run A:
## kcpsm6
module kcpsm6 (address, instruction, bram_enable, in_port, out_port, port_id, write_strobe, k_write_strobe, read_strobe, interrupt, interrupt_ack, sleep, reset, clk) ;
parameter [7:0] 	hwbuild = 8'h00 ;
parameter [11:0] 	interrupt_vector = 12'h3FF ;
parameter integer scratch_pad_memory_size = 64 ;   
output [11:0]	address ;
input	 [17:0]    	instruction ;
output		bram_enable ;
input	 [7:0]	in_port ;
output [7:0]	out_port ;
output [7:0]	port_id ;
output		write_strobe ;
output		k_write_strobe ;
output		read_strobe ;
input			interrupt ;
output		interrupt_ack ;
input			sleep ;
input			reset ;
input			clk ;
wire	[2:1]		t_state_value ;
wire	[2:1]		t_state ;
wire 			run_value ;
wire              run ;
wire  		internal_reset_value ;
wire 			internal_reset ;
wire 			sync_sleep ;
wire 			int_enable_type ;
wire 			interrupt_enable_value ;
wire			interrupt_enable ;
wire			sync_interrupt ;
wire 			active_interrupt_value ;
wire 			active_interrupt ;
wire	[2:0]		arith_logical_sel ;
wire			arith_carry_in ;
wire			arith_carry_value ;
wire			arith_carry ;
wire 	[7:0]		half_arith_logical ;
wire 	[7:0]		logical_carry_mask ;
wire 	[7:0]		carry_arith_logical ;
wire 	[7:0]		arith_logical_value ;
wire 	[7:0]		arith_logical_result ;
wire 	[7:0]		shift_rotate_value ;
wire 	[7:0]		shift_rotate_result ;
wire			shift_in_bit ;
wire 	[7:0]		alu_result ;
wire 	[1:0]		alu_mux_sel_value ;
wire 	[1:0]		alu_mux_sel ;
wire			strobe_type ;
wire 			write_strobe_value ;
wire 			k_write_strobe_value ;
  ...
For scale: ~3200 cells after synthesis, ~1400 flip-flops, about 63 I/O pins, about 0.056 sq mm of cells after synthesis.
clock: 9.0 ns
lec_check: 0
cap_margin: 5
cell_pad_in_sites_detail_placement: 1
cell_pad_in_sites_global_placement: 2
core_aspect_ratio: 1.15
core_margin: 4
core_utilization: 40
cts_cluster_size: 19
gpl_timing_driven: 0
hold_slack_margin: 0.03
min_routing_layer: met2
place_density_lb_addon: 0.1
slew_margin: 0
tns_end_percent: 25
run.sh (not shown) runs the stock make flow with config.mk's settings and CLKGATE_MAP_FILE=.
Run A finished all stages; layout check result: FAIL, due to max-capacitance violations, max-slew violations, negative setup slack.
### run A -> run B
Settings: SLEW_MARGIN: 0 -> 30; SETUP_SLACK_MARGIN: unset -> -0.05.
==> comparison <==
- Relative to run A, worst hold slack has decreased by 0.019 ns in run B.
- Run A → run B: setup total negative slack +15.66 ns, time the worst path needs with I/O delays and setup -0.13 ns, switching share of power ~0 delta.
- Status run B: flow complete, layout not clean - negative setup slack
- Run B -> run A: number of cells in the finished layout apart from fillers flat
- Run B vs. run A: critical path arrival went down by 2.34 ns; count of buffer and inverter cells on the critical path moved up.
> inputs changed (run B -> run C)
Settings: CORE_ASPECT_RATIO removed (was 1.15); PLACE_DENSITY newly set to 0.6; TNS_END_PERCENT removed (was 25); MIN_ROUTING_LAYER removed (was met2); CELL_PAD_IN_SITES_GLOBAL_PLACEMENT removed (was 2); GPL_TIMING_DRIVEN removed (was 0); CELL_PAD_IN_SITES_DETAIL_PLACEMENT removed (was 1); CAP_MARGIN changed from 5 to 20; SLEW_MARGIN changed from 30 to 20; PLACE_DENSITY_LB_ADDON removed (was 0.1); HOLD_SLACK_MARGIN removed (was 0.03); CTS_CLUSTER_SIZE removed (was 19); CORE_MARGIN changed from 4 to 2; CORE_UTILIZATION changed from 40 to 59; SETUP_SLACK_MARGIN removed (was -0.05); the clock period (ns, I/O delays scaled along) changed from 9.0 to 4.36.
- The layout from run C, despite a flow that completed every stage, fails the layout checks, with the failing checks listed as negative setup slack.
- Final net count of run C exceeds that of run B by a few percent.
- Run B → run C: number of placed cells counting well taps shrank by 367, number of well taps shrank by about 32%.
- Relative to run B, the placed wire-length estimate after detailed placement of run C is lower by 30000 um.
- Global-route usage down 8.2 points in run C wrt run B
- In run C the combinational power turned out 110% higher than in run B.
- On fraction of met1 tracks used by global routing, the higher figure sits with run C, not run B.
- Run C improves on run B in global-route wire length before repair.
- Run B has a higher final worst hold slack than run C.
- Re number of cells produced by synthesis: no difference whatsoever between run B and run C.
Power figures rest on the tool's default switching activity, not on a simulated workload.
